## flow/design.v

```verilog
`timescale 1ns / 1ps
module alu(
        oe,
        opcode,
        in1,
        in2,
        carry,
        out,
        flags
    );
parameter width = 16;
parameter flags_width = 5;
input                       oe;
input [3:0]                 opcode;
input [width-1 : 0]         in1;
input [width-1 : 0]         in2;
input                       carry;
output[width-1 : 0]         out;
output[flags_width-1 : 0]   flags;   
reg [width-1 : 0]           result;
reg                         p, s, z, o, c;
always @(*) begin
    case(opcode)
        0: begin
            {c, result} = in1 + in2 + carry;
            o = (in1[width-1] == in2[width-1]) && (in1[width-1] != result[width-1]);
        end
        1: begin
            {c, result} = in1 - in2 - carry;
            o = (in1[width-1] != in2[width-1]) && (in1[width-1] != result[width-1]);
        end
        2: begin
            {c, result} = in2 - in1 - carry;
            o = (in2[width-1] != in1[width-1]) && (in2[width-1] != result[width-1]);
        end
        4: begin
            result = in1 & in2;
            c = 0;
            o = 0;
        end
        5: begin
            result = in1 | in2;
            c = 0;
            o = 0;
        end
        6: begin
            result = in1 ^ in2;
            c = 0;
            o = 0;
        end
        3: begin
            result = ~(in1 | in2);
            c = 0;
            o = 0;
        end
        7: begin
            result = (in1 << 1) | (in2 << 1);
            c = in1[width-1] | in2[width - 1];
            o = result[width-1] != c;
        end
        8: begin
            result = (in1 >> 1) | (in2 >> 1);
            c = in1[0] | in2[0];
            o = in1[width-1] | in2[width-1];
        end
        9: begin
            result = {in1[width-1], in1[width-1:1]} | {in2[width-1], in2[width-1:1]};
            c = in1[0] | in2[0];
            o = 0;
        end
        default: begin
            result = 0;
            c = 0;
            o = 0;
        end
    endcase
    z = result == 0;
    s = result[width-1];
    p = ~^result;
end
assign out = oe ? result : 0;
assign flags = {p, s, z, o, c};
endmodule
`timescale 1ns / 1ps
module bus(
        alu_in,
        ram_in,
        ram_out,
        io_in,
        io_out,
        regs_in,
        regs_out,
        cp_in,
        cp_out,
        ind_in,
        ind_out,
        am_out,
        aie_out,
        t1_out,
        t2_out,
        offset_in,
        ri_out,
        disp_out
    );
parameter width = 16;
input [width-1 : 0] alu_in;
input [width-1 : 0] ram_in;
input [width-1 : 0] io_in;
input [width-1 : 0] regs_in;
input [width-1 : 0] cp_in;
input [width-1 : 0] ind_in;
input [width-1 : 0] offset_in;
output[width-1 : 0] am_out;
output[width-1 : 0] aie_out;
output[width-1 : 0] t1_out;
output[width-1 : 0] t2_out;
output[width-1 : 0] ri_out;
output[width-1 : 0] ram_out;
output[width-1 : 0] io_out;
output[width-1 : 0] regs_out;
output[width-1 : 0] cp_out;
output[width-1 : 0] ind_out;
output[width-1 : 0] disp_out;
wire [width-1 : 0]  bus;
assign bus = alu_in | ram_in | io_in | regs_in | cp_in | ind_in | offset_in;
assign am_out = bus;
assign aie_out = bus;
assign ram_out = bus;
assign io_out = bus;
assign regs_out = bus;
assign cp_out = bus;
assign ind_out = bus;
assign t1_out = bus;
assign t2_out = bus;
assign ri_out = bus;
assign disp_out = bus;
endmodule
`timescale 1ns / 1ps
module register(
        clk,
        rst,
        oe,
        we,
        in,
        out,
        disp_out
    );
parameter width = 16;
input               clk;
input               rst;
input               oe;
input               we;
input [width-1 : 0] in;
output[width-1 : 0] out;
output[width-1 : 0] disp_out;
reg [width-1 : 0]   data;
always @(posedge clk) begin
    if(rst)
        data <= 0;
    else if(we)
        data <= in;
end
assign out = oe ? data : 0;
assign disp_out = data;
endmodule
`timescale 1ns / 1ps
module registers(
        clk,
        oe,
        we,
        addr,
        in,
        out,
        disp_addr,
        disp_out
    );
parameter width = 16;
parameter depth = 8;
parameter addr_width = 3;
input clk;
input oe;
input we;
input [addr_width-1 : 0]    addr;
input [width-1 : 0]         in;
output[width-1 : 0]         out;
input [addr_width-1 : 0]    disp_addr;
output[width-1 : 0]         disp_out;
reg [width-1 : 0]           regs[depth-1 : 0];
always @(posedge clk) begin
    if(we)
        regs[addr] <= in;
end
assign out = oe ? regs[addr] : 0;
assign disp_out = regs[disp_addr];
endmodule
`timescale 1ns / 1ps
module uc(
        clk,
        rst,
        ri,
        ind,
        regs_addr,
        regs_oe,
        regs_we,
        alu_oe,
        alu_carry,
        alu_opcode,
        ram_oe,
        ram_we,
        io_oe,
        io_we,
        cp_oe,
        cp_we,
        ind_sel,
        ind_oe,
        ind_we,
        am_oe,
        am_we,
        aie_oe,
        aie_we,
        t1_oe,
        t1_we,
        t2_oe,
        t2_we,
        ri_oe,
        ri_we,
        disp_state
    );
parameter word_width =          16;
parameter state_width =         16;
input                           clk;
input                           rst;
input [word_width-1 : 0]        ri;
input [word_width-1 : 0]        ind;
output reg                      alu_oe;
output reg                      alu_carry;
output reg[3 : 0]               alu_opcode;
output reg                      ram_oe;
output reg                      ram_we;
output reg                      io_oe;
output reg                      io_we;
output reg[2 : 0]               regs_addr;
output reg                      regs_oe;
output reg                      regs_we;
output reg                      cp_oe;
output reg                      cp_we;
output reg                      ind_sel;         
output reg                      ind_oe;
output reg                      ind_we;
output reg                      am_oe;
output reg                      am_we;
output reg                      aie_oe;
output reg                      aie_we;
output reg                      t1_oe;
output reg                      t1_we;
output reg                      t2_oe;
output reg                      t2_we;
output reg                      ri_oe;           
output reg                      ri_we;
output[state_width-1 : 0]       disp_state;
wire [0:6]                      cop;
wire                            d;
wire [0:1]                      mod;
wire [0:2]                      rg;
wire [0:2]                      rm;
wire [0:3]							  jump_val;
assign jump_val = {ri[4], ri[5], ri[6], ri[7]};
assign cop  = {ri[0], ri[1], ri[2], ri[3], ri[4], ri[5], ri[6]};
assign d    = {ri[7]};
assign mod  = {ri[8], ri[9]};
assign rg   = {ri[10], ri[11], ri[12]};
assign rm   = {ri[13], ri[14], ri[15]};
reg [state_width-1 : 0] state, state_next;
reg [state_width-1 : 0] decoded_src, decoded_src_next;       
reg [state_width-1 : 0] decoded_dst, decoded_dst_next;       
reg [state_width-1 : 0] decoded_exec, decoded_exec_next;     
reg [state_width-1 : 0] decoded_store, decoded_store_next;   
reg decoded_d, decoded_d_next;                               
always @(posedge clk) begin
    state <= 'h00;
    if(!rst) begin
        state <= state_next;
        if(state == 'h20) begin
            decoded_src <= decoded_src_next;
            decoded_dst <= decoded_dst_next;
            decoded_exec <= decoded_exec_next;
            decoded_store <= decoded_store_next;
            decoded_d <= decoded_d_next;
        end
    end
end
always @(*) begin
    state_next = 'h00;
    decoded_src_next = 'h00;
    decoded_dst_next = 'h00;
    decoded_exec_next = 'h00;
    decoded_store_next = 'h00;
    decoded_d_next = 0;
    alu_oe = 0;
    alu_carry = 0;
    alu_opcode = 0;
    ram_oe = 0;
    ram_we = 0;
    io_oe = 0;
    io_we = 0;
    regs_addr = 0;
    regs_oe = 0;
    regs_we = 0;
    cp_oe = 0;
    cp_we = 0;
    ind_sel = 0;
    ind_oe = 0;
    ind_we = 0;
    am_oe = 0;
    am_we = 0;
    aie_oe = 0;
    aie_we = 0;
    t1_oe = 0;
    t1_we = 0;
    t2_oe = 0;
    t2_we = 0;
    ri_oe = 0;
    ri_we = 0;
    case(state)
        'h00: begin
            state_next = 'h10;
        end
        'h10: begin
            cp_oe = 1;
            am_we = 1;
            state_next = 'h10 + 1;
        end
        'h10 + 'd1: begin
            am_oe = 1;
            state_next = 'h10 + 2;
        end
        'h10 + 'd2: begin
            ram_oe = 1;
            ri_we = 1;
            state_next = 'h20;
        end
        'h20: begin
				if(cop[1] == 0)begin		 
					if(cop[3] == 0) begin	 
						if(cop[0] == 0) begin	 
							if(cop[2] == 0) begin	 
								if(cop[5] == 1)begin				 
									decoded_d_next      = d;
									decoded_dst_next    = (mod == 2'b11) || (d == 1) ? 'h50 : 'h54;
									decoded_exec_next   = 'h60;
									decoded_src_next    = (cop[0:6] == 7'b0000011 && mod != 2'b11) ? 'h130 : ((mod == 2'b11) || (d == 1) ? 'h50 : 'h54);
									decoded_store_next  = (mod == 2'b11) || (d == 1) ? 'h70 : 'h74;
								end
								else begin							 
									decoded_d_next      = d;
									decoded_dst_next    = (mod == 2'b11) || (d == 1) ? 'h50 : 'h54;
									decoded_exec_next   = 'h60;
									decoded_src_next    = (cop[4:6]== 3'b101 && mod != 2'b11) ? 'h60 : ((mod == 2'b11) || (d == 0) ? 'h40 : 'h44);
									decoded_store_next  =  cop[4:6]== 3'b101 ? 'h10 : ((mod == 2'b11) || (d == 1) ? 'h70 : 'h74);
								end
							end
							if(cop[2] == 1) begin	 
								if(cop[5] == 1)begin				 
									decoded_d_next      = d;
									decoded_dst_next    = (mod == 2'b11) || (d == 1) ? 'h50 : 'h54;
									decoded_exec_next   = 'h60;
									decoded_src_next    = 'h110;
									decoded_store_next  = (mod == 2'b11) || (d == 1) ? 'h70 : 'h74;
								end
								else begin							 
									decoded_d_next      = d;
									decoded_dst_next    = (mod == 2'b11) || (d == 1) ? 'h50 : 'h54;
									decoded_exec_next   = 'h60;
									decoded_src_next    = 'h110;
									decoded_store_next  =  cop[4:6]== 3'b101 ? 'h10 : ((mod == 2'b11) || (d == 1) ? 'h70 : 'h74);
								end
							end
						end
						if(cop[0] == 1) begin	 
									decoded_d_next      = d;
									decoded_dst_next    = (mod == 2'b11) || (d == 1) ? 'h50 : 'h54;
									decoded_exec_next   = 'h60;
									decoded_src_next    = (cop[0:6] == 7'b1000011 && mod != 2'b11) ? 'h160 : ((mod == 2'b11) || (d == 1) ? 'h50 : 'h54);
									decoded_store_next  = 'h80;
						end
					end
					if(cop[3] == 1) begin	 
						if(cop[0] == 0) begin	 
							if(cop[2] == 0) begin	 
								 decoded_d_next      = 0;
								 decoded_dst_next    = mod == 2'b11 ? 'h50 : 'h54;
								 decoded_src_next    = mod == 2'b11 ? 'h40 : 'h44;
								 decoded_exec_next   = 'h60;
								 decoded_store_next  = mod == 2'b11 ? 'h70 : 'h74; 
							end
						end
						if(cop[0] == 1) begin	 
							if(cop[2] == 0) begin	 
								decoded_src_next	  = 'h60;
							end
						end
					end
				end
				if(cop[1] == 1)begin		 
					if(cop[3] == 0) begin	 
						if(cop[0] == 0) begin	 
							if(cop[2] == 0) begin	 
								decoded_d_next      = d;
								decoded_dst_next    = (mod == 2'b11) || (d == 1) ? 'h50 : 'h54;
								decoded_src_next    = (mod == 2'b11) || (d == 0) ? 'h40 : 'h44;
								decoded_exec_next   = 'h64;
								decoded_store_next  = 'h80 ; 
							end
							if(cop[2] == 1) begin	 
								decoded_d_next      = d;
								decoded_dst_next    = (mod == 2'b11) || (d == 1) ? 'h50 : 'h54; 
								decoded_src_next    = 'h110;
								decoded_exec_next   = 'h64;
								decoded_store_next  = 'h80 ;
							end
						end
					end
					if(cop[3] == 1) begin	 
						if(cop[0] == 0) begin	 
							if(cop[2] == 0) begin	 
								decoded_d_next      = d;
								decoded_dst_next    = (mod == 2'b11) || (d == 1) ? 'h50 : 'h54;	 
								decoded_src_next    = (mod == 2'b11) || (d == 0) ? 'h40 : 'h44;
								decoded_exec_next   = 'h64;
								decoded_store_next  = (mod == 2'b11) || (d == 1) ? 'h70 : 'h74;	 
							end
							if(cop[2] == 1) begin	 
								decoded_d_next      = d;
								decoded_dst_next    = (mod == 2'b11) || (d == 1) ? 'h50 : 'h54; 
								decoded_src_next    = 'h110;
								decoded_exec_next   = 'h64;
								decoded_store_next  = (mod == 2'b11) || (d == 1) ? 'h70 : 'h74;
							end
						end
					end
				end			
					case(mod)
						 2'b00: begin
							  state_next = rm[0] ? 'h34 : 'h30;
						 end
						 2'b11: begin
							  state_next = decoded_src_next;
						 end
						 2'b10: begin
							  state_next = 'h90;
						 end
					endcase
        end
		  'h150:begin
				regs_addr = 3;
				regs_oe = 1;
				t2_we = 1;
				state_next = 'h150 + 1;
		  end
		  'h150 + 'd1:begin
				t1_oe = 0;
				t2_oe = 1;
				alu_opcode = 2;
				alu_carry = 1;
				alu_oe = 1;
				regs_addr = 3;
				regs_we = 1;
				t2_we = 1;
				am_we = 1;
				state_next = 'h150 + 2;
		  end
		  'h150 +'d2:begin
				am_oe = 1;
				ind_oe = 1;
				ram_we = 1;
				state_next = 'h120 + 3;
		  end
		  'h120:begin
				regs_addr = 3;
				regs_oe = 1;
				t2_we = 1;
				state_next = 'h120 + 1;
		  end
		  'h120 + 'd1:begin
				t1_oe = 0;
				t2_oe = 1;
				alu_opcode = 2;
				alu_carry = 1;
				alu_oe = 1;
				regs_addr = 3;
				regs_we = 1;
				t2_we = 1;
				am_we = 1;
				state_next = 'h120 + 2;
		  end
		  'h120 +'d2:begin
				am_oe = 1;
				t1_oe = 1;
				t2_oe = 0;
				alu_opcode = 5;
				alu_oe = 1;
				ram_we = 1;
				state_next = 'h120 + 3;
		  end
		  'h120+'d3:begin
				state_next = 'h80;
		  end
		  'h160:begin
				regs_addr = 3;
				regs_oe = 1;
				am_we = 1;
				t2_we = 1;
				state_next = 'h160 +1;
			end	
		  'h160 + 'd1:begin
				t2_oe = 1;
				alu_opcode = 0;
				alu_carry = 1;
				alu_oe = 1;
				regs_addr = 3;
				regs_we = 1;
				am_oe = 1;
				state_next = 'h160+2;
			end
		  'h160+ 'd2:begin
				ram_oe = 1;
				ind_we = 1;
				state_next = decoded_store;
			end
		  'h130:begin
				regs_addr = 3;
				regs_oe = 1;
				am_we = 1;
				t2_we = 1;
				state_next = 'h130 +1;
			end
			'h130 + 'd1:begin
				t1_oe = 0;
				t2_oe = 1;
				alu_opcode = 0;
				alu_carry = 1;
				alu_oe = 1;
				regs_addr = 3;
				regs_we = 1;
				am_oe = 1;
				state_next = 'h130+2;
			end
			'h130+ 'd2:begin
				ram_oe = 1;
				t2_we = 1;
				if(mod == 2'b11)
					state_next = 'h130+4;
				else
					state_next = 'h130+3;
			end
			'h130+ 'd3:begin
				t1_oe = 1;
				t2_oe = 0;
				alu_opcode = 5;
				alu_oe = 1;
				am_we = 1;
				state_next = 'h130+4;
			end
			'h130+ 'd4:begin
				t1_oe = 0;
				t2_oe = 1;
				alu_opcode = 5;
				alu_oe = 1;
				t1_we = 1;
				state_next = decoded_store;
			end
		  'h90: begin
				cp_oe = 1;
				t1_we = 1;
				state_next = 'h90 + 1;
		  end
		  'h90 + 'd1: begin
				t1_oe = 1;
            t2_oe = 0;
            alu_carry = 1;
            alu_opcode = 0;
				alu_oe = 1;
				cp_we = 1;
				state_next = rm[0] ? 'h34 : 'h30;
		  end
		  'h34: begin
            regs_addr = rm;
            regs_oe = 1;
            if(decoded_d)
                t2_we = 1;
            else
                t1_we = 1;
            if(mod == 2'b10)
					state_next = 'h100;
				else
					if(cop[2] == 1)
						state_next = 'h110;
					else
						state_next = decoded_src;
        end
		  'h30: begin
            regs_addr = rm[1] ? 7 : 6;
            regs_oe = 1;
            t1_we = 1;
            state_next = 'h30 + 1;
        end
        'h30 + 'd1: begin
            regs_addr = rm[2] ? 5 : 4;
            regs_oe = 1;
            t2_we = 1;
            state_next = 'h30 + 2;
        end
        'h30 + 'd2: begin
            t1_oe = 1;
            t2_oe = 1;
            alu_carry = 0;
            alu_opcode = 0;
            alu_oe = 1;
            if(decoded_d)
                t2_we = 1;
            else
                t1_we = 1;
				if(mod == 2'b10)
					state_next = 'h100;
				else
					if(cop[2] == 1)
						state_next = 'h110;
					else
						state_next = decoded_src;
        end
		  'h100: begin
				cp_oe = 1;
            am_we = 1;
				state_next = 'h100 + 1;
		  end
		  'h100 + 'd1: begin
				am_oe = 1;
				state_next = 'h100 + 2;
		  end
		  'h100 + 'd2: begin
				ram_oe = 1;
				if(decoded_d)
                t1_we = 1;
            else
                t2_we = 1;
				state_next = 'h100 + 3;
		  end
		  'h100 + 'd3: begin
				t1_oe = 1;
            t2_oe = 1;
            alu_carry = 0;
            alu_opcode = 0;
            alu_oe = 1;
            if(decoded_d)
                t2_we = 1;
            else
                t1_we = 1;
				if(cop[2] == 1)
					state_next = 'h110;
				else	
					state_next = decoded_src;
		  end
		  'h110: begin
				cp_oe = 1;
				t2_we = 1;
				state_next = 'h110 + 1;
		  end
		  'h110 + 'd1: begin
				t1_oe = 0;
				t2_oe = 1;
				alu_carry = 1;
            alu_opcode = 0;
				alu_oe = 1;
				cp_we = 1;
				state_next = 'h110 + 2;
		  end
		  'h110 + 'd2: begin
				cp_oe = 1;
				am_we = 1;
				state_next = 'h110 + 3;
		  end
		  'h110 + 'd3: begin
				am_oe = 1;
				state_next = 'h110 + 4;
		  end
		  'h110 + 'd4: begin
				ram_oe = 1;
				if(decoded_d)
                t1_we = 1;
            else
                t2_we = 1;
				state_next = decoded_dst;
		  end
        'h40: begin
            regs_addr = decoded_d ? rm : rg;
            regs_oe = 1;
            t2_we = 1;
            state_next = decoded_dst;
        end
        'h44: begin
            t1_oe = 0;
            t2_oe = 1;
            alu_opcode = 5;
            alu_oe = 1;
            am_we = 1;
            state_next = 'h44 + 1;
        end
        'h44 + 'd1: begin
            am_oe = 1;
            state_next = 'h44 + 2;
        end
        'h44 + 'd2: begin
            ram_oe = 1;
            t2_we = 1;
            state_next = decoded_dst;
        end
        'h50: begin
            regs_addr = decoded_d ? rg : rm;
            regs_oe = 1;
            t1_we = 1;
				if(cop[0:6] == 2)
					state_next = 'h120;
				else	if(cop[0:6] == 3)
					state_next = 'h130;
				else	if(cop[0:6] == 7'b1000010)
					state_next = 'h150;
				else	if(cop[0:6] == 7'b1000011)
					state_next = 'h160;
				else
					state_next = decoded_exec;
        end
        'h54: begin
            t1_oe = 1;
            t2_oe = 0;
            alu_opcode = 5;
            alu_oe = 1;
            am_we = 1;
            state_next = 'h54 + 1;
        end
        'h54 + 'd1: begin
            am_oe = 1;
            state_next = 'h54 + 2;
        end
        'h54 + 'd2: begin
            ram_oe = 1;
            t1_we = 1;
				if(cop[0:6] == 2)
					state_next = 'h120;
				else	if(cop[0:6] == 3)
					state_next = 'h130;
				else	if(cop[0:6] == 7'b1000010)
					state_next = 'h150;
				else	if(cop[0:6] == 7'b1000011)
					state_next = 'h160;
				else
					state_next = decoded_exec;
        end
        'h60: begin
					if(cop[0] == 0) begin  
						if(cop[3] == 1) begin
							t1_oe = 1;
							case(cop[4:6])
								 3'b000: begin                                
									  alu_carry = 1;
									  alu_opcode = 0;
								 end
								 3'b001: begin                                
									  alu_carry = 1;
									  alu_opcode = 1;
								 end
								 3'b010: begin                                
									  alu_carry = 0;
									  alu_opcode = 2;
								 end
								 3'b011: begin                                
									  alu_opcode = 3;
								 end
								 3'b100: alu_opcode = 7;                   
								 3'b101: alu_opcode = 8;                   
								 3'b110: alu_opcode = 9;                   
							endcase
							ind_sel = 1;
							ind_we = 1;
						end
						else begin
							case(cop[4:6])
								3'b000: begin												 
									t2_oe = 1;
									alu_opcode = 5;
								end
								3'b101:begin												 
									t1_oe = 1;
									alu_opcode = 5;
									cp_we = 1;
								end
							endcase
						end
						alu_oe = 1;
						t1_we = 1;
						state_next = decoded_store;
					end
					else begin 
						case(jump_val)
							4'b0000: begin									 
								if( (ind[4] | ind[2]) == 1 )
									state_next = 'h140;
								else state_next = 'h80;
							end
							4'b0001: begin									 
								if( ind[3] == 1 )
									state_next = 'h140;
								else state_next = 'h80;
							end
							4'b0010: begin									 
								if( ((ind[1]^ind[3]) | ind[2]) == 1 )
									state_next = 'h140;
								else state_next = 'h80;
							end
							4'b0011: begin									 
								if( (ind[1]^ind[3]) == 1 )
									state_next = 'h140;
								else state_next = 'h80;
							end
							4'b0100: begin									 
								if( ind[2] == 1 )
									state_next = 'h140;
								else state_next = 'h80;
							end
							4'b0101: begin									 
								if( ind[1] == 1 )
									state_next = 'h140;
								else state_next = 'h80;
							end
							4'b0110: begin									 
								if( ind[3] == 1 )
									state_next = 'h140;
								else state_next = 'h80;
							end
							4'b0111: begin									 
								if( ind[4] == 1 )
									state_next = 'h140;
								else state_next = 'h80;
							end
							4'b1000: begin									 
								if( (ind[4] | ind[2] ) == 0 )
									state_next = 'h140;
								else state_next = 'h80;
							end
							4'b1001: begin									 
								if( ind[0] == 0 )
									state_next = 'h140;
								else state_next = 'h80;
							end
							4'b1010: begin									 
								if( ((ind[1]^ind[3]) | ind[2]) == 0 )
									state_next = 'h140;
								else state_next = 'h80;
							end
							4'b1011: begin									 
								if( (ind[1]^ind[3]) == 0 )
									state_next = 'h140;
								else state_next = 'h80;
							end
							4'b1100: begin									 
								if( ind[2] == 0 )
									state_next = 'h140;
								else state_next = 'h80;
							end
							4'b1101: begin									 
								if( ind[1] == 0 )
									state_next = 'h140;
								else state_next = 'h80;
							end
							4'b1110: begin									 
								if( ind[3] == 0 )
									state_next = 'h140;
								else state_next = 'h80;
							end
							4'b1111: begin									 
								if( ind[4] == 0 )
									state_next = 'h140;
								else state_next = 'h80;
							end
						endcase
					end
        end
        'h64: begin
            t1_oe = 1;
            t2_oe = 1;
            case(cop[4:6])
                3'b000: begin                                
                    alu_carry = 0;
                    alu_opcode = 0;
                end
                3'b001: begin                                
                    alu_carry = ind[0];
                    alu_opcode = 0;
                end
                3'b010: begin                                
                    alu_carry = 0;
                    alu_opcode = 1;
                end
                3'b011: begin                                
                    alu_carry = ind[0];
                    alu_opcode = 1;
                end
                3'b100: alu_opcode = 4;                   
                3'b101: alu_opcode = 5;                    
                3'b110: alu_opcode = 6;                   
            endcase
            alu_oe = 1;
            t1_we = 1;
            ind_sel = 1;
            ind_we = 1;
            state_next = decoded_store;
        end
		  'h140:begin
				cp_oe = 1;
				t1_we = 1;
				state_next = 'h140 + 1;
		  end
		  'h140 + 'd1:begin
				ri_oe = 1;
				t2_we = 1;
				state_next = 'h140 + 2;
		  end
		  'h140 + 'd2:begin
				t1_oe = 1;
				t2_oe = 1;
				alu_opcode = 0;
				alu_carry = 0;
				alu_oe = 1;
				cp_we = 1;
				state_next = 'h10;
		  end
        'h70: begin
            t1_oe = 1;
            t2_oe = 0;
            alu_opcode = 5;
            alu_oe = 1;
            regs_addr = decoded_d ? rg : rm;
            regs_we = 1;
            state_next = 'h80;
        end
        'h74: begin
            t1_oe = 1;
            t2_oe = 0;
            alu_opcode = 5;
            alu_oe = 1;
            am_oe = 1;
            ram_we = 1;
            state_next = 'h74 + 1;
        end
        'h74 + 'd1: begin
            state_next = 'h80;
        end
        'h80: begin
            cp_oe = 1;
            t1_we = 1;
            state_next = 'h80 + 1;
        end
        'h80 + 'd1: begin
            t1_oe = 1;
            cp_we = 1;
            alu_oe = 1;
            alu_carry = 1;
            alu_opcode = 0;
            state_next = 'h10;
        end
        default: ;
    endcase
end
assign disp_state = state;
endmodule
`timescale 1ns / 1ps
module calc_didactic(
        clk,
        rst,
        mem_addr,
        mem_we,
        mem_wdata,
        mem_rdata
    );
parameter addr_width = 10;
parameter word_width = 16;
input                       clk;
input                       rst;
output[addr_width-1 : 0]    mem_addr;
output                      mem_we;
output[word_width-1 : 0]    mem_wdata;
input [word_width-1 : 0]    mem_rdata;
wire[word_width-1 : 0]      disp_cp, disp_ind, disp_am, disp_aie, disp_t1, disp_t2, disp_ri, disp_mag;
wire[word_width-1 : 0]      disp_state, disp_reg_data;
wire[word_width-1 : 0]      io_in;
wire                        io_oe, io_we;
wire                        cp_oe;
wire                        cp_we;
wire[word_width-1 : 0]      cp_in;
wire[word_width-1 : 0]      cp_out;
register #(word_width) cp(clk, rst, cp_oe, cp_we, cp_in, cp_out, disp_cp);
wire                        ind_oe;
wire                        ind_we;
wire[word_width-1 : 0]      ind_in;
wire[word_width-1 : 0]      ind_out;
register #(word_width) ind(clk, rst, ind_oe, ind_we, ind_in, ind_out, disp_ind);
wire                        am_oe;
wire                        am_we;
wire[word_width-1 : 0]      am_in;
wire[word_width-1 : 0]      am_out;
register #(word_width) am(clk, rst, am_oe, am_we, am_in, am_out, disp_am);
wire                        aie_oe;
wire                        aie_we;
wire[word_width-1 : 0]      aie_in;
wire[word_width-1 : 0]      aie_out;
register #(word_width) aie(clk, rst, aie_oe, aie_we, aie_in, aie_out, disp_aie);
wire                        t1_oe;
wire                        t1_we;
wire[word_width-1 : 0]      t1_in;
wire[word_width-1 : 0]      t1_out;
register #(word_width) t1(clk, rst, t1_oe, t1_we, t1_in, t1_out, disp_t1);
wire                        t2_oe;
wire                        t2_we;
wire[word_width-1 : 0]      t2_in;
wire[word_width-1 : 0]      t2_out;
register #(word_width) t2(clk, rst, t2_oe, t2_we, t2_in, t2_out, disp_t2);
wire                        ri_oe;
wire                        ri_we;
wire[word_width-1 : 0]      ri_in;
wire[word_width-1 : 0]      ri_out;
register #(word_width) ri(clk, rst, ri_oe, ri_we, ri_in, ri_out, disp_ri);
wire                        alu_oe;
wire[3 : 0]                 alu_opcode;
wire                        alu_carry;
wire[word_width-1 : 0]      alu_out;
wire[4 : 0]                 alu_flags;
alu #(word_width, 5) alu(alu_oe, alu_opcode, t1_out, t2_out, alu_carry, alu_out, alu_flags);
wire                        ram_oe;
wire                        ram_we;
wire[word_width-1 : 0]      ram_in;
wire[word_width-1 : 0]      ram_out;
assign mem_addr = am_out[addr_width-1 : 0];
assign mem_we = ram_we;
assign mem_wdata = ram_in;
assign ram_out = ram_oe ? mem_rdata : 0;
wire                        regs_oe;
wire                        regs_we;
wire[2 : 0]                 regs_addr;
wire[word_width-1 : 0]      regs_in;
wire[word_width-1 : 0]      regs_out;
registers #(word_width) regs(clk, regs_oe, regs_we, regs_addr, regs_in, regs_out, 3'b000, disp_reg_data);
wire                        ind_sel;
wire[word_width-1 : 0]      ind_mag;
assign ind_in = ind_sel ? alu_flags : ind_mag;
wire[word_width-1 : 0]      offset_out;
assign offset_out = {{8{ri_out[8]}}, ri_out[8], ri_out[9], ri_out[10], ri_out[11], ri_out[12], ri_out[13], ri_out[14], ri_out[15]};
bus #(word_width) mag(alu_out, ram_out, ram_in, {word_width{1'b0}}, io_in, regs_out, regs_in, cp_out, cp_in, ind_out, ind_mag, am_in, aie_in, t1_in, t2_in, offset_out, ri_in, disp_mag);
uc #(word_width) uc(clk, rst, disp_ri, disp_ind, regs_addr, regs_oe, regs_we, alu_oe, alu_carry, alu_opcode, ram_oe, ram_we, io_oe, io_we, cp_oe, cp_we, ind_sel, ind_oe, ind_we, am_oe, am_we, aie_oe, aie_we, t1_oe, t1_we, t2_oe, t2_we, ri_oe, ri_we, disp_state);
endmodule
```

## flow/run.sh

```bash
#!/bin/bash
# the make line also repeats each setting of config.mk as NAME=value (left out here)
make -C /OpenROAD-flow-scripts/flow DESIGN_CONFIG=/design/flow/config.mk WORK_HOME=/design/flow/orfs CLKGATE_MAP_FILE= finish
```

## flow/config.mk

```make
export PLATFORM = sky130hd
export DESIGN_NAME = calc_didactic
export DESIGN_NICKNAME = calc_didactic
export VERILOG_FILES = /design/flow/design.v
export SDC_FILE = /design/flow/constraint.sdc
export NUM_CORES = 4
export LEC_CHECK = 0
export CAP_MARGIN = 20
export CORE_MARGIN = 2
export CORE_UTILIZATION = 70
export CTS_CLUSTER_DIAMETER = 49
export SLEW_MARGIN = 20
```

## flow/constraint.sdc

```tcl
create_clock -name core_clock -period 6.94 [get_ports {clk}]
set_input_delay 1.3880 -clock core_clock [delete_from_list [all_inputs] [get_ports {clk}]]
set_output_delay 1.3880 -clock core_clock [all_outputs]
set_load 0.01 [all_outputs]
```

==> metrics.yaml, run 1 <==
run_status:
  status: "finished with violations"
  violations: "setup timing"
logic_synthesis:
  ys_sh_adder_pct: 8.018
  simple_gate_area_share_pct: 20.48
  synth-edff-count: 141
  syn_area_um2: 16480
  synthCells: 1833
  ys_seq_share_pct: 37.60
  mux_area_share_pct: 3.311
  avgSynthCellArea_um2: 8.990
  yosysWarnings: 4
  yosysTopAreaCell: "edfxtp_1"
  ys.flops: 239
  top_cells_by_area: "edfxtp_1 (26%), dfxtp_1 (12%), ha_1 (7.3%), nand2_1 (5.0%), nor2_1 (3.7%)"
  yosysUniqueCellTypes: 115
  xor_share_pct: 2.384
  dominantRegCellSynth: "edfxtp_1"
  yosys_cells: 1833
  top_cells_by_count: "nand2_1 (221), nor2_1 (164), edfxtp_1 (141), inv_1 (103)"
  ys_area_um2: 16480
  top_cell: "nand2_1"
  top_logic_kind: "AND-OR/OR-AND gates"
  synthesis.nets: 1953
  async_flop_share_pct: 0
  synth_top_area_share_pct: 25.69
  aoi_share_pct: 22.46
sta:
  grt_setup_unrepaired: "yes"
  finalClockPeriodUsage_pct: 101.0
  fin_ws_ns: -0.06984
  fmax_mhz: 142.7
  setup_tns_ns: -0.1530
  finalSetupViolCount: 4
  period_needed_ns: 7.010
  maxSlewViolCount: 0
  slew_headroom_pct: 24.39
  hold_viol_final: 0
  worstMarginPinSlew_ns: 1.128
  fin_skew_ns: 0.02799
worst_setup_path:
  cp_num_buf_inv: 6
  crit_path_start: "uc.state[1]"
  crit_cells: 22
  critPathCapture: "mem_wdata[11]"
  rr_endpoint: "ind.data[4]"
  crit_family: "AND-OR/OR-AND gates"
  arrival_ns: 5.62
  cp_max_fo: 13
  cp-start-kind: "register"
  critPathSlowestCell: "or3b_2"
  worstRegToRegCells: 25
  critPathMaxStageDelay_ns: 0.52
  rr_startpoint: "uc.state[1]"
  path_cells: "buf_4 -> or3b_2 -> o32ai_2 -> nand2_1 -> nand3_2 -> buf_6 -> and2_1 -> ha_4 -> inv_2 -> ha_2 -> a21oi_1 -> o21bai_1 -> a21oi_1 -> o21ai_0 -> a31oi_2 -> buf_4 -> nand3_1 -> nor3b_1 -> a211oi_2 -> o2111a_2 -> inv_1 -> clkdlybuf4s15_1"
  critPathRequiredTime_ns: 5.55
  r2r_setup_slack_ns: 0.65
  path_class: "reg2out"
  cp-end-kind: "output port"
placed_design:
  dp.cells: 2187
  pre_cts_slack_ns: -0.07618
  io_buffers: 44
  hpwl_mm: 40.36
  placed_area_um2: 17670
  finalWeightedCongestion: 1.061
run:
  drv_cap: 0
  warnings: 76
cts:
  clock.latency.late_pin_ns: 0.57
  cts_hold_buf: 0
  clock-sinks: 239
  cts_tree: "yes"
  cts_buffers: 28
  clockBufferDepth: 3
  path_clk_slew_ns: 0.07
  ctsRootBufferMaster: "clkbuf_16"
  cts_max_level: 1
global_routing:
  antenna_found_initial: 1
  grt_first_pass_wirelength_mm: 95.91
  grt_max_degree: 55
  gr-total-overflow: 0
  grt_pass1_vias: 16120
  track_usage_pct: 51.31
finish:
  syn_to_final_growth_pct: 16.95
  fin_cells: 2257
  nNetsFinal: 2035
  fillCellCount: 1287
  design_area_um2: 19270
routing:
  vias: 17480
  ant_nets: 0
  routed_via_density: 7.743
  finalWirelength_mm: 65.64
  wl_per_cell_um: 29.08
  drcViolationCount: 0
  drtIter0Drc: 4099
  dr.pass1.iters: 17
power:
  power.density_nw_per_um2: 187.3
  clkPwrFrac_pct: 44.1
  comb_cell_power_uw: 464
  power_leader: "clock"
  p_sw_share_pct: 28.18
  intPower_mw: 2.592
  p_sw_mw: 1.017
  combPwrFrac_pct: 12.8
  p_seq_mw: 1.55
  p_leak_nw: 7.274
  peakVddDrop_uv: 299.0
  pg_clk_mw: 1.59
  power_mw: 3.610
  seqPwrFrac_pct: 43.0
die:
  num_io_pins: 45
  num_rows: 56
  core-area_um2: 23260
  die_height_um: 157.4
  die_w_um: 157.4
  fp_util_pct: 70.84
  die-area_um2: 24780
worst_hold_path:
  whs_path_depth: 2
  min_from: "ind.data[5]"
  holdCritPathClass: "reg2reg"
  holdPathEnd: "ind.data[5]"
[per-layer routing]
layer,global-route usage [%],wire [µm]
met4,32.64,6497
met3,18.58,10830
met5,0,0
met1,64.09,21450
met2,75.38,26860
[cell type report]
| type | count | area, µm² | share of cell area [%] |
|---|---|---|---|
| clock inverter | 15 | 195.2 | 1.013 |
| multi-input combinational | 1368 | 9804 | 50.88 |
| timing repair buffer | 173 | 1440 | 7.473 |
| antenna | 1 | 2.502 | 0.01299 |
| inverter | 105 | 395.4 | 2.052 |
| sequential | 239 | 6226 | 32.31 |
| clock buffer | 37 | 808.3 | 4.194 |
| tap | 319 | 399.1 | 2.071 |
[per-stage QoR]
| step | util, % | hold WS [ns] |
|---|---|---|
| 2_1_floorplan | - | 0.4252 |
| 3_3_place_gp | 75.96 | 0.4353 |
| 3_5_place_dp | 75.96 | 0.4410 |
| 4_1_cts | 81.12 | 0.4772 |
| 5_1_grt | 82.83 | 0.5141 |
| 6_report | 82.84 | 0.4933 |
[what timing repair did]
item                       4_1_cts  5_1_grt
pin swaps                        7       14
setup endpoints to repair       15       16
resized                         47       72
setup buffers                    6       11
==> run 2, diff against run 1 <==
- CORE_UTILIZATION: 70 -> 66
- CTS_CLUSTER_DIAMETER: 49 -> 29
- MAX_ROUTING_LAYER: default -> met4
- PLACE_DENSITY: default -> 0.6
- SLEW_MARGIN: 20 -> 10
- clock period: 6.94 -> 5.91 ns (I/O delays scaled with it)
==> run 2 against run 1 <==
The flow now stops in global routing. Die size up 5.9%. Area after synthesis is the same. Synthesized cell count is the same.
==> metrics.yaml, run 2 <==
placed_design:
  finalWeightedCongestion: 1.152
  placed_area_um2: 19110
  pre_cts_slack_ns: -0.9359
  hpwl_mm: 44.60
  io_buffers: 44
global_routing:
  gr-total-overflow: 24
  track_usage_pct: 76.41
logic_synthesis:
  synthesis.nets: 1953
  dominantRegCellSynth: "edfxtp_1"
  top_logic_kind: "AND-OR/OR-AND gates"
  aoi_share_pct: 22.46
  ys_sh_adder_pct: 8.018
  yosysWarnings: 4
  mux_area_share_pct: 3.311
  async_flop_share_pct: 0
  ys_seq_share_pct: 37.60
  xor_share_pct: 2.384
  top_cell: "nand2_1"
  synthCells: 1833
  syn_area_um2: 16480
  synth-edff-count: 141
  top_cells_by_area: "edfxtp_1 (26%), dfxtp_1 (12%), ha_1 (7.3%), nand2_1 (5.0%), nor2_1 (3.7%)"
  simple_gate_area_share_pct: 20.48
  yosysTopAreaCell: "edfxtp_1"
  avgSynthCellArea_um2: 8.990
  synth_top_area_share_pct: 25.69
  yosysUniqueCellTypes: 115
  ys.flops: 239
  top_cells_by_count: "nand2_1 (221), nor2_1 (164), edfxtp_1 (141), inv_1 (103)"
  yosys_cells: 1833
  ys_area_um2: 16480
cts:
  clockBufferDepth: 3
  cts_buffers: 44
  cts_max_level: 2
  cts_hold_buf: 0
  ctsRootBufferMaster: "clkbuf_16"
  clock-sinks: 239
run_status:
  status: "did not finish"
  lastStage: "global routing"
  stop_error: "[ERROR GRT-0116] Global routing finished with congestion. Check the congestion regions in the DRC Viewer."
die:
  die_w_um: 162.0
  core-area_um2: 24390
  die-area_um2: 26250
  num_rows: 57
  num_io_pins: 45
  fp_util_pct: 67.56
  die_height_um: 162.0
==> run 2: repair_timing <==
item,CTS
endpoints found under the setup margin,17
setup buffers,70
pin swaps,103
gates cloned,1
resized,327
==> run 2: metal layers <==
metal	GRT overflow	GRT usage, %
met1	3	76.50
met2	8	90.91
met3	0	59.93
met4	13	72.00
met5	-	-
==> run 2: stage by stage <==
| step | std cells | hold WS [ns] | total power, mW |
|---|---|---|---|
| floorplan | 1833 | 0.4252 | 2.158 |
| global placement | 2381 | 0.4363 | 2.369 |
| detailed placement | 2381 | 0.4525 | 2.378 |
| CTS | 2532 | 0.4910 | 5.091 |
==> run 3, diff against run 2 <==
- CORE_UTILIZATION: 66 -> 65
- CTS_CLUSTER_DIAMETER: 29 -> default
- MAX_ROUTING_LAYER: met4 -> default
- PLACE_DENSITY: 0.6 -> default
- SETUP_SLACK_MARGIN: default -> 0.21
- SLEW_MARGIN: 10 -> 20
- clock period: 5.91 -> 6.43 ns (I/O delays scaled with it)
==> run 3 against run 2 <==
The layout now fails its checks (setup timing). Area after synthesis stayed put. Die size grew 1.5%. Synthesized cell count is the same.
==> metrics.yaml, run 3 <==
logic_synthesis:
  synth_top_area_share_pct: 25.69
  top_logic_kind: "AND-OR/OR-AND gates"
  yosysTopAreaCell: "edfxtp_1"
  ys_area_um2: 16480
  ys.flops: 239
  synth-edff-count: 141
  simple_gate_area_share_pct: 20.48
  xor_share_pct: 2.384
  aoi_share_pct: 22.46
  synthesis.nets: 1953
  dominantRegCellSynth: "edfxtp_1"
  syn_area_um2: 16480
  yosysWarnings: 4
  async_flop_share_pct: 0
  top_cells_by_count: "nand2_1 (221), nor2_1 (164), edfxtp_1 (141), inv_1 (103)"
  avgSynthCellArea_um2: 8.990
  top_cells_by_area: "edfxtp_1 (26%), dfxtp_1 (12%), ha_1 (7.3%), nand2_1 (5.0%), nor2_1 (3.7%)"
  yosys_cells: 1833
  top_cell: "nand2_1"
  ys_seq_share_pct: 37.60
  synthCells: 1833
  yosysUniqueCellTypes: 115
  ys_sh_adder_pct: 8.018
  mux_area_share_pct: 3.311
global_routing:
  gr-total-overflow: 0
  grt_max_degree: 76
  grt_first_pass_wirelength_mm: 101.5
  grt_pass1_vias: 16870
  track_usage_pct: 50.27
  antenna_found_initial: 1
worst_setup_path:
  crit_path_start: "uc.state[0]"
  r2r_setup_slack_ns: 0.36
  worstRegToRegCells: 28
  cpMostUsedCell: "buf_4"
  rr_startpoint: "uc.state[0]"
  critPathSlowestCell: "nor4b_2"
  cp-start-kind: "register"
  arrival_ns: 5.30
  cp_num_buf_inv: 7
  path_cells: "buf_4 -> buf_4 -> nor4b_2 -> a221oi_4 -> nand3_4 -> buf_6 -> and2_4 -> ha_4 -> inv_2 -> ha_4 -> a21oi_2 -> o21bai_1 -> a21oi_2 -> o21ai_1 -> a31oi_2 -> buf_4 -> nand2_1 -> a21oi_2 -> xnor2_1 -> a221oi_2 -> buf_4 -> o21bai_2 -> buf_2"
  rr_endpoint: "ind.data[4]"
  crit_family: "AND-OR/OR-AND gates"
  crit_cells: 23
  critPathMaxStageDelay_ns: 0.49
  path_class: "reg2out"
  critPathRequiredTime_ns: 5.14
  cp_max_fo: 9
  critPathCapture: "mem_wdata[13]"
  cp-end-kind: "output port"
sta:
  fin_skew_ns: 0.03028
  setup_tns_ns: -0.4435
  finalSetupViolCount: 5
  grt_setup_unrepaired: "yes"
  maxSlewViolCount: 0
  fin_ws_ns: -0.1560
  hold_viol_final: 0
  slew_headroom_pct: 27.03
  finalClockPeriodUsage_pct: 102.4
  worstMarginPinSlew_ns: 1.091
  period_needed_ns: 6.586
  fmax_mhz: 151.8
cts:
  path_clk_slew_ns: 0.07
  cts_tree: "yes"
  clockBufferDepth: 3
  clock-sinks: 239
  ctsRootBufferMaster: "clkbuf_16"
  clock.latency.late_pin_ns: 0.55
  cts_buffers: 25
  cts_max_level: 1
routing:
  drtIter0Drc: 4006
  dr.pass1.iters: 15
  wl_per_cell_um: 31.32
  ant_nets: 0
  vias: 18720
  routed_via_density: 7.772
  drcViolationCount: 0
  finalWirelength_mm: 75.42
power:
  comb_cell_power_uw: 578
  p_leak_nw: 8.063
  power.density_nw_per_um2: 179.1
  seqPwrFrac_pct: 45.1
  combPwrFrac_pct: 15.5
  pg_clk_mw: 1.47
  clkPwrFrac_pct: 39.4
  p_sw_share_pct: 29.08
  power_leader: "registers"
  intPower_mw: 2.643
  p_sw_mw: 1.083
  power_mw: 3.726
  peakVddDrop_uv: 403.9
  p_seq_mw: 1.68
placed_design:
  pre_cts_slack_ns: -0.2895
  placed_area_um2: 18420
  finalWeightedCongestion: 1.013
  io_buffers: 44
  dp.cells: 2292
  hpwl_mm: 44.15
finish:
  design_area_um2: 20810
  logic_area_um2: 10420
  syn_to_final_growth_pct: 26.26
  nNetsFinal: 2177
  fillCellCount: 1260
  fin_cells: 2408
  register_area_um2: 6223
die:
  core-area_um2: 25040
  die_height_um: 163.2
  num_rows: 58
  die_w_um: 163.2
  num_io_pins: 45
  die-area_um2: 26640
  fp_util_pct: 65.82
run_status:
  status: "finished with violations"
  violations: "setup timing"
worst_hold_path:
  holdPathEnd: "ind.data[12]"
  holdCritPathClass: "reg2reg"
  min_from: "ind.data[12]"
  whs_path_depth: 2
run:
  drv_cap: 0
  warnings: 76
-- run 3: final cells by class --
cell class / instances / area share [%]
flip-flops and latches: 239 / 29.91
repair buffers: 317 / 12.27
clock buffers: 36 / 3.356
clock inverters: 10 / 0.4390
inverters: 105 / 1.930
diodes: 2 / 0.02406
well taps: 330 / 1.985
multi-input cells: 1369 / 50.08
-- run 3: repair_timing --
| item | CTS | global route |
|---|---|---|
| setup buffers | 23 | 42 |
| endpoints found under the setup margin | 16 | 16 |
| gates resized | 150 | 138 |
| pin swaps | 43 | 57 |
| gates cloned | 1 | 2 |
| hold buffers | 0 | 0 |
-- run 3: routing by layer --
layer	vias up	track usage, %	part of all wire [%]
met5	-	0	0.21
met4	6	31.54	10
met3	814	16.53	17
met2	2248	75.09	41
met1	8389	62.90	32
li1	7258	-	-
-- run 3: metrics by stage --
stage / hold WS [ns] / utilization, %
6_report: 0.5018 / 83.10
5_1_grt: 0.5124 / 83.08
4_1_cts: 0.4651 / 79.18
3_5_place_dp: 0.4575 / 73.55
3_3_place_gp: 0.4376 / 73.55
2_1_floorplan: 0.4252 / -
==> run 4, diff against run 3 <==
- CELL_PAD_IN_SITES_DETAIL_PLACEMENT: default -> 0
- CELL_PAD_IN_SITES_GLOBAL_PLACEMENT: default -> 1
- CORE_MARGIN: 2 -> 5
- CORE_UTILIZATION: 65 -> 40
- CTS_CLUSTER_SIZE: default -> 15
- HOLD_SLACK_MARGIN: default -> 0.17
- SETUP_SLACK_MARGIN: 0.21 -> default
- clock period: 6.43 -> 10.2 ns (I/O delays scaled with it)
==> run 4 against run 3 <==
Now clean on timing, DRC and antenna. Design area is 11% lower. Clock skew increased by 0.0022 ns. Critical endpoint is now mem_wdata[14]. Sequential power is 38% lower. Wire length fell by 18%. Total power fell by 36%. Largest cell class unchanged.
==> metrics.yaml, run 4 <==
routing:
  vias: 14770
  drtIter0Drc: 1565
  wl_per_cell_um: 25.88
  ant_nets: 0
  dr.pass1.iters: 6
  antenna-diode-count: 0
  routed_via_density: 6.158
  finalWirelength_mm: 62.06
  drcViolationCount: 0
power:
  power.density_nw_per_um2: 128.1
  comb_cell_power_uw: 283
  p_seq_mw: 1.05
  power_leader: "registers"
  pg_clk_mw: 1.04
  intPower_mw: 1.730
  clkPwrFrac_pct: 43.7
  seqPwrFrac_pct: 44.4
  p_leak_nw: 6.771
  p_sw_uw: 641.8
  power_mw: 2.372
  peakVddDrop_uv: 141.8
  combPwrFrac_pct: 11.9
  p_sw_share_pct: 27.06
logic_synthesis:
  top_cells_by_area: "edfxtp_1 (26%), dfxtp_1 (12%), ha_1 (7.3%), nand2_1 (5.0%), nor2_1 (3.7%)"
  xor_share_pct: 2.384
  top_cell: "nand2_1"
  yosysUniqueCellTypes: 115
  top_cells_by_count: "nand2_1 (221), nor2_1 (164), edfxtp_1 (141), inv_1 (103)"
  ys_seq_share_pct: 37.60
  aoi_share_pct: 22.46
  dominantRegCellSynth: "edfxtp_1"
  synth_top_area_share_pct: 25.69
  yosys_cells: 1833
  ys_area_um2: 16480
  syn_area_um2: 16480
  ys_sh_adder_pct: 8.018
  ys.flops: 239
  synthCells: 1833
  simple_gate_area_share_pct: 20.48
  top_logic_kind: "AND-OR/OR-AND gates"
  avgSynthCellArea_um2: 8.990
  yosysTopAreaCell: "edfxtp_1"
  synth-edff-count: 141
  mux_area_share_pct: 3.311
  async_flop_share_pct: 0
  yosysWarnings: 4
  synthesis.nets: 1953
global_routing:
  gr-total-overflow: 0
  antenna_found_initial: 2
  grt_max_degree: 48
  grt_first_pass_wirelength_mm: 92.11
  grt_pass1_vias: 13910
  track_usage_pct: 26.82
worst_setup_path:
  crit_family: "AND-OR/OR-AND gates"
  crit_path_start: "uc.state[1]"
  critPathCapture: "mem_wdata[14]"
  worstRegToRegCells: 22
  cp-end-kind: "output port"
  rr_startpoint: "uc.state[1]"
  cp-start-kind: "register"
  r2r_setup_slack_ns: 2.95
  path_class: "reg2out"
  cp_max_fo: 25
  path_cells: "nor4bb_2 -> a32oi_1 -> o21ai_0 -> or2_2 -> nand2_1 -> ha_1 -> inv_1 -> ha_1 -> and3_1 -> nand3_1 -> o21ai_0 -> a31oi_1 -> xor2_1 -> o221ai_1 -> a221oi_1 -> o221a_2 -> inv_1 -> clkdlybuf4s50_1"
  crit_cells: 18
  arrival_ns: 7.75
  cp_num_buf_inv: 3
  critPathSlowestCell: "dfxtp_1"
  critPathRequiredTime_ns: 8.16
  rr_endpoint: "ind.data[4]"
  critPathMaxStageDelay_ns: 0.94
die:
  fp_util_pct: 40.36
  die_height_um: 213.0
  die_w_um: 213.0
  die-area_um2: 45350
  num_io_pins: 45
  core-area_um2: 40830
  num_rows: 74
sta:
  fin_skew_ns: 0.03248
  period_needed_ns: 9.789
  finalSetupViolCount: 0
  maxSlewViolCount: 0
  hold_slack_ns: 0.4547
  fmax_mhz: 102.2
  finalClockPeriodUsage_pct: 95.97
  slew_headroom_pct: 17.34
  worstMarginPinSlew_ns: 1.230
  setup_tns_ns: 0
  hold_viol_final: 0
  grt_setup_unrepaired: "no"
worst_hold_path:
  holdCritPathClass: "reg2reg"
  whs_path_depth: 2
  holdPathEnd: "ind.data[7]"
  min_from: "ind.data[7]"
finish:
  register_area_um2: 6196
  syn_to_final_growth_pct: 12.40
  nNetsFinal: 1965
  fillCellCount: 4047
  logic_area_um2: 9434
placed_design:
  finalWeightedCongestion: 0.9614
  hpwl_mm: 45.05
  io_buffers: 44
run:
  drv_cap: 0
  warnings: 72
cts:
  clock-sinks: 239
  cts_max_level: 1
  clock.latency.late_pin_ns: 0.57
  path_clk_slew_ns: 0.07
  cts_buffers: 27
  ctsRootBufferMaster: "clkbuf_16"
  cts_tree: "yes"
  clockBufferDepth: 3
run_status:
  status: "finished clean"
==> run 4: area by class of cell <==
class	count	share of cell area, %
multi-input cells	1368	50.94
flip-flops and latches	239	33.45
repair buffers	104	4.783
clock buffers	32	3.911
inverters	105	2.135
well taps	532	3.594
clock inverters	18	1.189
==> run 4: through the flow <==
step	utilization, %	worst slack (ns)	cell area, µm²	std cells
after global routing	45.36	0.1068	18520	2398
after CTS	45.34	0.2612	18510	2398
final	45.36	0.4109	18520	2398
after detailed placement	43.02	0.9272	17570	2348
after global placement	43.02	1.211	17570	2348
after floorplan	-	3.166	16480	1833
==> run 4: per-layer routing <==
layer,share of wire (%),GRT usage [%],vias to the layer above
li1,-,-,6824
met1,46,39.95,7283
met2,44,41.87,559
met3,6.7,3.056,98
met4,2.5,6.511,2
met5,0.021,0,-
==> run 4: what timing repair did <==
action                     in CTS  in global routing
hold buffers                    0                  0
setup endpoints to repair       0                  3
buffers inserted                0                  0
gates resized                   0                  2
==> run 5, diff against run 4 <==
- CAP_MARGIN: 20 -> 15
- CELL_PAD_IN_SITES_DETAIL_PLACEMENT: 0 -> default
- CELL_PAD_IN_SITES_GLOBAL_PLACEMENT: 1 -> default
- CORE_MARGIN: 5 -> 9
- CORE_UTILIZATION: 40 -> 45
- CTS_CLUSTER_DIAMETER: default -> 49
- HOLD_SLACK_MARGIN: 0.17 -> default
- MAX_ROUTING_LAYER: default -> met4
- PLACE_DENSITY: default -> 0.53
- SETUP_SLACK_MARGIN: default -> -0.55
- SLEW_MARGIN: 20 -> 40
- clock period: 10.2 -> 9.38 ns (I/O delays scaled with it)
==> run 5 against run 4 <==
Still clean on timing, DRC and antenna. Clock skew up 0.0099 ns. Critical path depth increased by 1. Sequential share of layout area up 0.20 points. Flip-flop count stayed put. Cell count decreased by 2.8%. Register-to-register slack lost 0.46 ns. Clock power down 5%. Via count down 0.18%. Synthesized cell count did not move. Non-clock buffer count up 8. Critical endpoint is now mem_wdata[10]. Largest power group unchanged.
==> metrics.yaml, run 5 <==
run_status:
  status: "finished clean"
sta:
  slew_headroom_pct: 40.19
  hold_viol_final: 0
  finalSetupViolCount: 0
  finalClockPeriodUsage_pct: 96.65
  period_needed_ns: 9.066
  maxSlewViolCount: 0
  fin_skew_ns: 0.04239
  worstMarginPinSlew_ns: 0.8918
  fmax_mhz: 110.3
logic_synthesis:
  avgSynthCellArea_um2: 8.990
  xor_share_pct: 2.384
  aoi_share_pct: 22.46
  simple_gate_area_share_pct: 20.48
  synthCells: 1833
  top_logic_kind: "AND-OR/OR-AND gates"
  dominantRegCellSynth: "edfxtp_1"
  syn_area_um2: 16480
  yosys_cells: 1833
  mux_area_share_pct: 3.311
  ys_area_um2: 16480
  yosysWarnings: 4
  yosysTopAreaCell: "edfxtp_1"
  async_flop_share_pct: 0
  synth-edff-count: 141
  ys.flops: 239
  top_cell: "nand2_1"
  ys_seq_share_pct: 37.60
  top_cells_by_count: "nand2_1 (221), nor2_1 (164), edfxtp_1 (141), inv_1 (103)"
  yosysUniqueCellTypes: 115
  ys_sh_adder_pct: 8.018
  synth_top_area_share_pct: 25.69
  synthesis.nets: 1953
  top_cells_by_area: "edfxtp_1 (26%), dfxtp_1 (12%), ha_1 (7.3%), nand2_1 (5.0%), nor2_1 (3.7%)"
cts:
  post_cts_resized: 0
  cts_max_level: 1
  ctsRootBufferMaster: "clkbuf_16"
  cts_setup_buffers: 0
  cts_tree: "yes"
  cts_hold_buf: 0
  clock.latency.late_pin_ns: 0.58
  path_clk_slew_ns: 0.07
  clockBufferDepth: 3
  clock-sinks: 239
  cts_buffers: 26
power:
  pg_clk_uw: 993
  clkPwrFrac_pct: 40.5
  peakVddDrop_uv: 166.8
  p_seq_mw: 1.14
  power.density_nw_per_um2: 133.1
  p_sw_share_pct: 28.55
  power_mw: 2.451
  p_sw_uw: 699.6
  p_leak_nw: 6.739
  seqPwrFrac_pct: 46.5
  power_leader: "registers"
  intPower_mw: 1.751
  comb_cell_power_uw: 317
  combPwrFrac_pct: 12.9
routing:
  antenna-diode-count: 0
  dr.pass1.iters: 5
  routed_via_density: 6.323
  wl_per_cell_um: 25.50
  vias: 14740
  finalWirelength_mm: 59.45
  drtIter0Drc: 1410
  ant_nets: 0
  drcViolationCount: 0
finish:
  fin_util_pct: 51.40
  nNetsFinal: 1972
  register_area_um2: 6197
  syn_to_final_growth_pct: 11.75
  fillCellCount: 3325
  logic_area_um2: 9470
worst_hold_path:
  holdCritPathClass: "reg2reg"
  holdPathEnd: "ind.data[5]"
  whs_path_depth: 2
  min_from: "ind.data[5]"
global_routing:
  grt_pass1_vias: 14080
  track_usage_pct: 27.21
  grt_max_degree: 52
  grt_first_pass_wirelength_mm: 90.37
  antenna_found_initial: 1
  gr-total-overflow: 0
die:
  core-area_um2: 35830
  num_io_pins: 45
  die_height_um: 209.4
  num_rows: 69
  fp_util_pct: 45.99
  die-area_um2: 43830
  die_w_um: 209.4
worst_setup_path:
  critPathSlowestCell: "dfxtp_1"
  r2r_setup_slack_ns: 2.49
  worstRegToRegCells: 23
  cp-end-kind: "output port"
  crit_family: "AND-OR/OR-AND gates"
  critPathCapture: "mem_wdata[10]"
  critPathMaxStageDelay_ns: 0.81
  rr_endpoint: "ind.data[4]"
  arrival_ns: 7.19
  cp-start-kind: "register"
  path_class: "reg2out"
  critPathRequiredTime_ns: 7.50
  crit_cells: 19
  rr_startpoint: "uc.state[2]"
  crit_path_start: "uc.state[2]"
  path_cells: "nor2_1 -> a32oi_1 -> o21ai_0 -> or2_2 -> nand2_1 -> inv_1 -> fa_1 -> inv_1 -> fa_1 -> o21ba_2 -> o21ai_0 -> a2111oi_1 -> o21ai_0 -> a221oi_1 -> xnor2_1 -> a211oi_1 -> o2111a_2 -> inv_1 -> clkdlybuf4s50_1"
  cp_num_buf_inv: 4
  cp_max_fo: 20
run:
  warnings: 72
  drv_cap: 0
placed_design:
  hpwl_mm: 43.87
  io_buffers: 44
  finalWeightedCongestion: 0.9796
[run 5: cell type report]
type	instances	area share, %
Multi-Input combinational cell	1368	51.43
Sequential cell	239	33.65
Timing Repair Buffer	112	5.178
Clock buffer	31	3.635
Tap cell	461	3.132
Inverter	105	2.147
Clock inverter	15	0.8222
[run 5: through the flow]
stage	setup TNS, ns	hold slack (ns)	cells	setup slack (ns)	instance area (µm²)
2_1_floorplan	0	0.4252	1833	2.510	16480
3_3_place_gp	0	0.4377	2283	0.9911	17520
3_5_place_dp	0	0.4468	2285	0.8530	17580
4_1_cts	0	0.4554	2331	0.2207	18400
5_1_grt	-0.04021	0.4943	2331	-0.04021	18410
6_report	0	0.4534	2331	0.3144	18410
[run 5: metal layers]
metal,GRT usage (%),up-vias,wire [µm],share of wire (%)
li1,-,6836,-,-
met1,36.43,7174,26170,44
met2,43.07,631,27580,46
met3,3.487,99,4296,7.2
met4,6.845,0,1411,2.4
met5,-,-,0,0
==> run 6, diff against run 5 <==
- CAP_MARGIN: 15 -> 20
- CORE_MARGIN: 9 -> 2
- CORE_UTILIZATION: 45 -> 8
- CTS_CLUSTER_DIAMETER: 49 -> default
- CTS_CLUSTER_SIZE: 15 -> default
- MAX_ROUTING_LAYER: met4 -> default
- PLACE_DENSITY: 0.53 -> default
- SETUP_SLACK_MARGIN: -0.55 -> default
- SLEW_MARGIN: 40 -> 20
- clock period: 9.38 -> 12.9 ns (I/O delays scaled with it)
==> run 6 against run 5 <==
Still clean. Total power decreased by 26%. Utilization decreased by 41 points. Clock-buffer cell count decreased by 5. Die size increased to 4.8 times the previous value. Non-clock buffer count decreased by 24. Critical path depth decreased by 1. Flip-flop count unchanged. Wire length increased by 5.1%. Sequential share of layout area decreased by 4.1 points. Critical endpoint is now mem_wdata[14].
==> metrics.yaml, run 6 <==
routing:
  finalWirelength_mm: 62.50
  antenna-diode-count: 0
  drtIter0Drc: 1383
  vias: 14610
  ant_nets: 0
  wl_per_cell_um: 13.80
  dr.pass1.iters: 5
  routed_via_density: 3.225
  drcViolationCount: 0
power:
  p_leak_nw: 6.627
  intPower_mw: 1.315
  peakVddDrop_uv: 87.28
  comb_cell_power_uw: 240
  p_sw_uw: 489.0
  clkPwrFrac_pct: 40.7
  p_seq_uw: 830
  seqPwrFrac_pct: 46.0
  combPwrFrac_pct: 13.3
  power.density_nw_per_um2: 86.01
  p_sw_share_pct: 27.11
  power_leader: "registers"
  pg_clk_uw: 734
cts:
  ctsRootBufferMaster: "clkbuf_16"
  cts_tree: "yes"
  path_clk_slew_ns: 0.08
  cts_setup_buffers: 0
  cts_hold_buf: 0
  clock-sinks: 239
  post_cts_resized: 0
  clockBufferDepth: 3
  clock.latency.late_pin_ns: 0.54
  cts_max_level: 1
  cts_buffers: 23
die:
  num_rows: 166
  core-area_um2: 204600
  die_w_um: 457.9
  die-area_um2: 209600
  fp_util_pct: 8.055
  num_io_pins: 45
  die_height_um: 457.9
logic_synthesis:
  syn_area_um2: 16480
  xor_share_pct: 2.384
  simple_gate_area_share_pct: 20.48
  yosysUniqueCellTypes: 115
  ys_seq_share_pct: 37.60
  yosysWarnings: 4
  ys.flops: 239
  async_flop_share_pct: 0
  yosysTopAreaCell: "edfxtp_1"
  yosys_cells: 1833
  top_logic_kind: "AND-OR/OR-AND gates"
  top_cells_by_count: "nand2_1 (221), nor2_1 (164), edfxtp_1 (141), inv_1 (103)"
  synthesis.nets: 1953
  top_cell: "nand2_1"
  synth_top_area_share_pct: 25.69
  aoi_share_pct: 22.46
  synth-edff-count: 141
  avgSynthCellArea_um2: 8.990
  dominantRegCellSynth: "edfxtp_1"
  ys_sh_adder_pct: 8.018
  synthCells: 1833
  ys_area_um2: 16480
  top_cells_by_area: "edfxtp_1 (26%), dfxtp_1 (12%), ha_1 (7.3%), nand2_1 (5.0%), nor2_1 (3.7%)"
  mux_area_share_pct: 3.311
placed_design:
  io_buffers: 44
  hpwl_mm: 47.76
  finalWeightedCongestion: 0.9402
sta:
  worstMarginPinSlew_ns: 1.122
  maxSlewViolCount: 0
  finalSetupViolCount: 0
  hold_viol_final: 0
  fmax_mhz: 96.86
  period_needed_ns: 10.32
  hold_slack_ns: 0.4497
  finalClockPeriodUsage_pct: 80.03
  grt_setup_unrepaired: "no"
  setup_tns_ns: 0
  slew_headroom_pct: 24.63
  fin_skew_ns: 0.02113
worst_hold_path:
  holdCritPathClass: "reg2reg"
  whs_path_depth: 2
  min_from: "ind.data[5]"
  holdPathEnd: "ind.data[5]"
worst_setup_path:
  crit_cells: 18
  cp_num_buf_inv: 3
  crit_path_start: "uc.state[8]"
  critPathMaxStageDelay_ns: 0.83
  critPathRequiredTime_ns: 10.32
  critPathSlowestCell: "nand4bb_1"
  arrival_ns: 7.74
  cp-end-kind: "output port"
  critPathCapture: "mem_wdata[14]"
  r2r_setup_slack_ns: 5.55
  cp_max_fo: 29
  rr_startpoint: "uc.state[8]"
  path_class: "reg2out"
  cp-start-kind: "register"
  path_cells: "nand4bb_1 -> nor4_1 -> a211o_1 -> or2_2 -> nand2_1 -> ha_1 -> inv_1 -> ha_1 -> and3_1 -> nand3_1 -> o21ai_0 -> a31oi_1 -> xor2_1 -> o221ai_1 -> a221oi_1 -> o221a_2 -> inv_1 -> clkdlybuf4s50_1"
  rr_endpoint: "ind.data[4]"
  worstRegToRegCells: 22
  crit_family: "simple AND/OR/NAND/NOR gates"
finish:
  nNetsFinal: 1945
  syn_to_final_growth_pct: 27.26
global_routing:
  track_usage_pct: 5.673
  grt_pass1_vias: 13790
  gr-total-overflow: 0
  grt_max_degree: 64
  antenna_found_initial: 0
  grt_first_pass_wirelength_mm: 92.47
run_status:
  status: "finished clean"
run:
  drv_cap: 0
  warnings: 72
-- run 6: metal layers --
metal  GRT usage, %  up-vias  part of all wire, %
li1               -     6795                    -
met1          6.948     7082                   40
met2          9.732      615                   48
met3         0.7655      116                  6.5
met4          2.762        0                  5.4
met5              0        -                    0
-- run 6: per-stage QoR --
stage          utilization (%)  std cells  instance area, µm²  power, mW  setup slack, ns
5_1_grt                  10.25       4530               20970      1.859            2.140
4_1_cts                  10.25       4530               20970      1.814            2.704
2_1_floorplan                -       1833               16480     0.9885            5.326
3_5_place_dp             9.851       4488               20150      1.080            3.348
3_3_place_gp             9.845       4488               20140      1.079            3.433
6_report                 10.25       4530               20970      1.804            2.576
-- run 6: final cells by class --
| type | instances | area (µm²) |
|---|---|---|
| multi-input cells | 1368 | 9435 |
| fillers | 23440 | 183600 |
| inverters | 105 | 395.4 |
| repair buffers | 88 | 765.7 |
| clock inverters | 16 | 227.7 |
| well taps | 2688 | 3363 |
| flip-flops and latches | 239 | 6196 |
| clock buffers | 26 | 586.8 |
==> run 7, diff against run 6 <==
- CAP_MARGIN: 20 -> 40
- CORE_UTILIZATION: 8 -> 72
- CTS_CLUSTER_DIAMETER: default -> 26
- CTS_CLUSTER_SIZE: default -> 37
- SETUP_SLACK_MARGIN: default -> 0.7
- clock period: 12.9 -> 5.2 ns (I/O delays scaled with it)
==> run 7 against run 6 <==
Synthesized cell count did not move. Area after synthesis did not move. Die size fell by 88%. The flow now stops in clock tree synthesis.
==> metrics.yaml, run 7 <==
logic_synthesis:
  ys_sh_adder_pct: 8.018
  synthesis.nets: 1953
  aoi_share_pct: 22.46
  yosys_cells: 1833
  syn_area_um2: 16480
  mux_area_share_pct: 3.311
  avgSynthCellArea_um2: 8.990
  ys_seq_share_pct: 37.60
  top_cell: "nand2_1"
  top_logic_kind: "AND-OR/OR-AND gates"
  async_flop_share_pct: 0
  yosysUniqueCellTypes: 115
  yosysWarnings: 4
  dominantRegCellSynth: "edfxtp_1"
  top_cells_by_count: "nand2_1 (221), nor2_1 (164), edfxtp_1 (141), inv_1 (103)"
  yosysTopAreaCell: "edfxtp_1"
  ys.flops: 239
  synth-edff-count: 141
  simple_gate_area_share_pct: 20.48
  ys_area_um2: 16480
  synthCells: 1833
  top_cells_by_area: "edfxtp_1 (26%), dfxtp_1 (12%), ha_1 (7.3%), nand2_1 (5.0%), nor2_1 (3.7%)"
  xor_share_pct: 2.384
  synth_top_area_share_pct: 25.69
die:
  die_w_um: 155.3
  die-area_um2: 24110
  core-area_um2: 22570
  die_height_um: 155.3
  num_rows: 55
  num_io_pins: 45
  fp_util_pct: 73.00
run_status:
  status: "did not finish"
  stop_error: "[ERROR DPL-0038] Utilization greater than 100%, impossible to legalize"
  lastStage: "clock tree synthesis"
placed_design:
  hpwl_mm: 45.04
  dp.cells: 2400
  finalWeightedCongestion: 1.115
  placed_area_um2: 20010
  pre_cts_slack_ns: -1.001
  io_buffers: 44
-- run 7: metrics by stage --
step / total power [mW] / util [%]
detailed placement: 2.694 / 88.64
floorplan: 2.473 / -
global placement: 2.670 / 88.41
Power figures rest on the tool's default switching activity, not on a simulated workload.
